==> job 1825 <==
// cpu
module cpu 
	(output wire [7:0] address,
	 output wire [7:0] to_memory,
	 output wire write,
	 input wire [7:0] from_memory, 
     input wire clk, reset);
==> flow/config.mk <==
export PLATFORM = sky130hd
export DESIGN_NAME = cpu
export DESIGN_NICKNAME = cpu
export VERILOG_FILES = /design/flow/design.v
export SDC_FILE = /design/flow/constraint.sdc
export NUM_CORES = 4
export LEC_CHECK = 0
export CAP_MARGIN = 20
export CORE_MARGIN = 2
export CORE_UTILIZATION = 68
export CTS_CLUSTER_SIZE = 42
export SETUP_SLACK_MARGIN = 0.81
export SLEW_MARGIN = 20
export TNS_END_PERCENT = 5
==> flow/constraint.sdc <==
create_clock -name core_clock -period 2.84 [get_ports {clk}]
set_input_delay 0.5680 -clock core_clock [delete_from_list [all_inputs] [get_ports {clk}]]
set_output_delay 0.5680 -clock core_clock [all_outputs]
set_load 0.01 [all_outputs]
run.sh (not shown) runs the stock make flow with config.mk's settings and CLKGATE_MAP_FILE=.
==> inputs of job 8561, as changes to job 1825 <==
ABC_AREA = 1   (was default)
CTS_CLUSTER_SIZE = default   (was 42)
SETUP_SLACK_MARGIN = default   (was 0.81)
TNS_END_PERCENT = default   (was 5)
==> flow/constraint.sdc (replaced) <==
create_clock -name core_clock -period 5.17 [get_ports {clk}]
set_input_delay 1.0340 -clock core_clock [delete_from_list [all_inputs] [get_ports {clk}]]
set_output_delay 1.0340 -clock core_clock [all_outputs]
set_load 0.01 [all_outputs]
==> inputs of job 2707, as changes to job 1825 <==
CORE_UTILIZATION = 23   (was 68)
CTS_CLUSTER_SIZE = default   (was 42)
SETUP_SLACK_MARGIN = default   (was 0.81)
TNS_END_PERCENT = default   (was 5)
==> flow/constraint.sdc (replaced) <==
create_clock -name core_clock -period 5.51 [get_ports {clk}]
set_input_delay 1.1020 -clock core_clock [delete_from_list [all_inputs] [get_ports {clk}]]
set_output_delay 1.1020 -clock core_clock [all_outputs]
set_load 0.01 [all_outputs]
==> results <==
                                                                                    job 2707                   job 1825                          job 8561
Outcome                                                             timing/DRC/antenna clean             did not finish          timing/DRC/antenna clean
Stage where the flow stopped                                                               -   global routing (5_1_grt)                                 -
Destination of the critical timing path                                         to_memory[5]                          -                      to_memory[6]
Worst slew margin relative to its limit                                               41.73%                          -                            41.47%
Final std cell area, no fill                                                        6823 um2                          -                          6337 um2
Placeable core region                                                             26,650 um2                   8763 um2                          8593 um2
Cell at the root of the clock tree                                sky130_fd_sc_hd__clkbuf_16  sky130_fd_sc_hd__clkbuf_8         sky130_fd_sc_hd__clkbuf_8
Final Power                                                                         4.929 mW                          -                          4.016 mW
Number of hold-slack violations in the final timing report                                 0                          -                                 0
Combinational share of cell area                                                      66.06%                          -                            63.93%
Met2 wirelength from detailed routing                                               10.65 mm                          -                          8.786 mm
Multi-input combinational gate total                                                     672                          -                               742
Post-synth mux share                                                                  5.867%                     5.867%                                0%
Gpl congestion                                                                         1.007                      1.216                             1.048
OpenROAD warning count                                                                    51                          -                                53
Ant diodes                                                                                 0                          -                                 0
M1 WL                                                                               9.526 mm                          -                          6.852 mm
Critical path's slowest cell                                sky130_fd_sc_hd__clkdlybuf4s50_1                          -  sky130_fd_sc_hd__clkdlybuf4s50_1
Vias per Instance                                                                      5.744                          -                             6.251
Fraction of area in clock buffers and inverters                                       2.274%                          -                            1.520%
Number of DRC violations after detailed routing                                            0                          -                                 0
Number of vias in the routed layout                                                    6,565                          -                             6,682
Sequential-cell power consumption                                                   0.940 mW                          -                          0.777 mW
Total number of cells along the worst setup path                                           8                          -                                11
Gate count of the mapped netlist                                                         816                        816                               943
Endpoint of the most critical register-to-register path                         dt_pht0.A[4]                          -                      dt_pht0.A[1]


==> inputs of willow <==
Starting RTL as in the previous note.
==> flow/design.v (excerpt) <==
module cpu 
	(output wire [7:0] address,
	 output wire [7:0] to_memory,
	 output wire write,
	 input wire [7:0] from_memory, 
     input wire clk, reset);
==> flow/config.mk <==
export PLATFORM = sky130hd
export DESIGN_NAME = cpu
export DESIGN_NICKNAME = cpu
export VERILOG_FILES = /design/flow/design.v
export SDC_FILE = /design/flow/constraint.sdc
export NUM_CORES = 4
export LEC_CHECK = 0
export ABC_AREA = 1
export CAP_MARGIN = 20
export CORE_ASPECT_RATIO = 0.5
export CORE_MARGIN = 2
export CORE_UTILIZATION = 68
export CTS_CLUSTER_DIAMETER = 393
export CTS_CLUSTER_SIZE = 94
export PLACE_DENSITY = 0.38
export SLEW_MARGIN = 20
export TNS_END_PERCENT = 10
==> flow/constraint.sdc <==
create_clock -name core_clock -period 5.16 [get_ports {clk}]
set_input_delay 1.0320 -clock core_clock [delete_from_list [all_inputs] [get_ports {clk}]]
set_output_delay 1.0320 -clock core_clock [all_outputs]
set_load 0.01 [all_outputs]
==> garnet: changes against willow <==
ABC_AREA = default   (was 1)
CORE_ASPECT_RATIO = default   (was 0.5)
CTS_CLUSTER_DIAMETER = default   (was 393)
CTS_CLUSTER_SIZE = 37   (was 94)
PLACE_DENSITY = default   (was 0.38)
TNS_END_PERCENT = default   (was 10)
==> flow/constraint.sdc (replaced) <==
create_clock -name core_clock -period 2.78 [get_ports {clk}]
set_input_delay 0.5560 -clock core_clock [delete_from_list [all_inputs] [get_ports {clk}]]
set_output_delay 0.5560 -clock core_clock [all_outputs]
set_load 0.01 [all_outputs]
==> juniper: changes against willow <==
ABC_AREA = default   (was 1)
CORE_ASPECT_RATIO = default   (was 0.5)
CORE_UTILIZATION = 35   (was 68)
CTS_CLUSTER_DIAMETER = default   (was 393)
CTS_CLUSTER_SIZE = default   (was 94)
PLACE_DENSITY = default   (was 0.38)
TNS_END_PERCENT = default   (was 10)
==> flow/constraint.sdc (replaced) <==
create_clock -name core_clock -period 9.95 [get_ports {clk}]
set_input_delay 1.9900 -clock core_clock [delete_from_list [all_inputs] [get_ports {clk}]]
set_output_delay 1.9900 -clock core_clock [all_outputs]
set_load 0.01 [all_outputs]
==> cedar: changes against willow <==
ABC_AREA = default   (was 1)
CORE_ASPECT_RATIO = default   (was 0.5)
CORE_UTILIZATION = 64   (was 68)
CTS_CLUSTER_DIAMETER = default   (was 393)
CTS_CLUSTER_SIZE = default   (was 94)
PLACE_DENSITY = default   (was 0.38)
TNS_END_PERCENT = default   (was 10)
==> flow/constraint.sdc (replaced) <==
create_clock -name core_clock -period 4.03 [get_ports {clk}]
set_input_delay 0.8060 -clock core_clock [delete_from_list [all_inputs] [get_ports {clk}]]
set_output_delay 0.8060 -clock core_clock [all_outputs]
set_load 0.01 [all_outputs]
==> comparison <==
garnet did not get past global routing (5_1_grt) (GRT-0116). cedar finished clean. willow completed with no timing, DRC or antenna violations. juniper ran to the end with no violations. The lowest cell count belongs to cedar, the highest to willow. Of juniper and cedar, cedar has the higher clock power (gap about 47%, measured against cedar). Hold slack: willow < juniper < cedar. In synthesized area, cedar and juniper do not differ. Of cedar and juniper, juniper has the higher routed wire length (gap about 0.5%, measured against juniper).
==> figures <==
Clock-cell share of area: garnet -; willow 2.43%; juniper 2.93%; cedar 2.04%
Actual slew at the worst max-slew pin: garnet -; willow 0.966 ns; juniper 1.04 ns; cedar 0.921 ns
Status: garnet stopped before the end; willow timing/DRC/antenna clean; juniper timing/DRC/antenna clean; cedar timing/DRC/antenna clean
Last stage reached: garnet global routing (5_1_grt); willow -; juniper -; cedar -
Stage-log warning count: garnet -; willow 53; juniper 51; cedar 53
Area share of and-or/or-and cells after synthesis: garnet 29.6%; willow 13.8%; juniper 29.6%; cedar 29.6%
Layout-to-synthesis area ratio: garnet -; willow 1.079x; juniper 1.084x; cedar 1.082x
Number of setup buffers added after CTS: garnet 22; willow 0; juniper 0; cedar 0
P_comb: garnet -; willow 2.96 mW; juniper 2.03 mW; cedar 5.26 mW
Number of vias in the routed layout: garnet -; willow 6,708; juniper 6,471; cedar 7,017
Number of cells traversed by the worst hold path: garnet -; willow 2; juniper 1; cedar 1
Post-cts resize count: garnet 144; willow 0; juniper 0; cedar 1
Starting DRT DRC Count: garnet -; willow 898; juniper 800; cedar 998


==> branch umber <==
Starting RTL as in the previous note.
// cpu
module cpu 
	(output wire [7:0] address,
	 output wire [7:0] to_memory,
	 output wire write,
	 input wire [7:0] from_memory, 
     input wire clk, reset);
Settings: LEC_CHECK=0, ABC_AREA=1, CAP_MARGIN=20, CORE_MARGIN=2, CORE_UTILIZATION=72, CTS_CLUSTER_SIZE=89, PLACE_DENSITY=0.35, SETUP_SLACK_MARGIN=0.92, SLEW_MARGIN=20; clock period 3.1 ns.
==> branch indigo (differences from branch umber) <==
CORE_UTILIZATION = 62   (was 72)
CTS_CLUSTER_SIZE = 94   (was 89)
PLACE_DENSITY = not set   (was 0.35)
SETUP_SLACK_MARGIN = not set   (was 0.92)
==> flow/constraint.sdc (replaced) <==
create_clock -name core_clock -period 7.19 [get_ports {clk}]
set_input_delay 1.4380 -clock core_clock [delete_from_list [all_inputs] [get_ports {clk}]]
set_output_delay 1.4380 -clock core_clock [all_outputs]
set_load 0.01 [all_outputs]
==> branch violet (differences from branch umber) <==
ABC_AREA = not set   (was 1)
CELL_PAD_IN_SITES_GLOBAL_PLACEMENT = 2   (was not set)
CORE_UTILIZATION = 40   (was 72)
CTS_CLUSTER_SIZE = 53   (was 89)
PLACE_DENSITY = not set   (was 0.35)
SETUP_SLACK_MARGIN = not set   (was 0.92)
==> flow/constraint.sdc (replaced) <==
create_clock -name core_clock -period 8.0 [get_ports {clk}]
set_input_delay 1.6000 -clock core_clock [delete_from_list [all_inputs] [get_ports {clk}]]
set_output_delay 1.6000 -clock core_clock [all_outputs]
set_load 0.01 [all_outputs]
==> results <==
Of branch violet and branch indigo, branch violet has the higher non-clock buffer count (gap 2). Of branch indigo and branch violet, branch violet has the higher power (gap 15%, measured against branch violet). Branch violet passed the timing, design-rule and antenna checks. Branch indigo completed without violations. Branch umber never finished: it broke off in 5_1_grt (GRT-0232). Against branch violet, the wire length of branch indigo is smaller by about 19%. Clock-buffer cell count: branch indigo is higher than branch violet (1).
==> figures <==
metric	branch violet	branch indigo	branch umber
Status	finished clean	finished clean	did not finish
Failing step	-	-	5_1_grt
Non-clock buffer instance count of the final layout	32	30	-
Average routed wire per standard cell	23.9 um	17.6 um	-
Endpoint of the most critical register-to-register path	dt_pht0.A[4]	dt_pht0.CCR_Result[0]	-
Cell-internal power	1.47 mW	1.15 mW	-
Type of the setup path with the least slack	flip-flop to output port	flip-flop to output port	-
Taps Inserted	188	129	-
Clock latency of the later-clocked register in the worst-skew pair	0.29 ns	0.32 ns	-
Fraction of the core area occupied by cells at floorplan	0.408	0.641	0.732
Class of the worst hold path	flip-flop to flip-flop	flip-flop to flip-flop	-
Power and IR drop assume default switching activity.
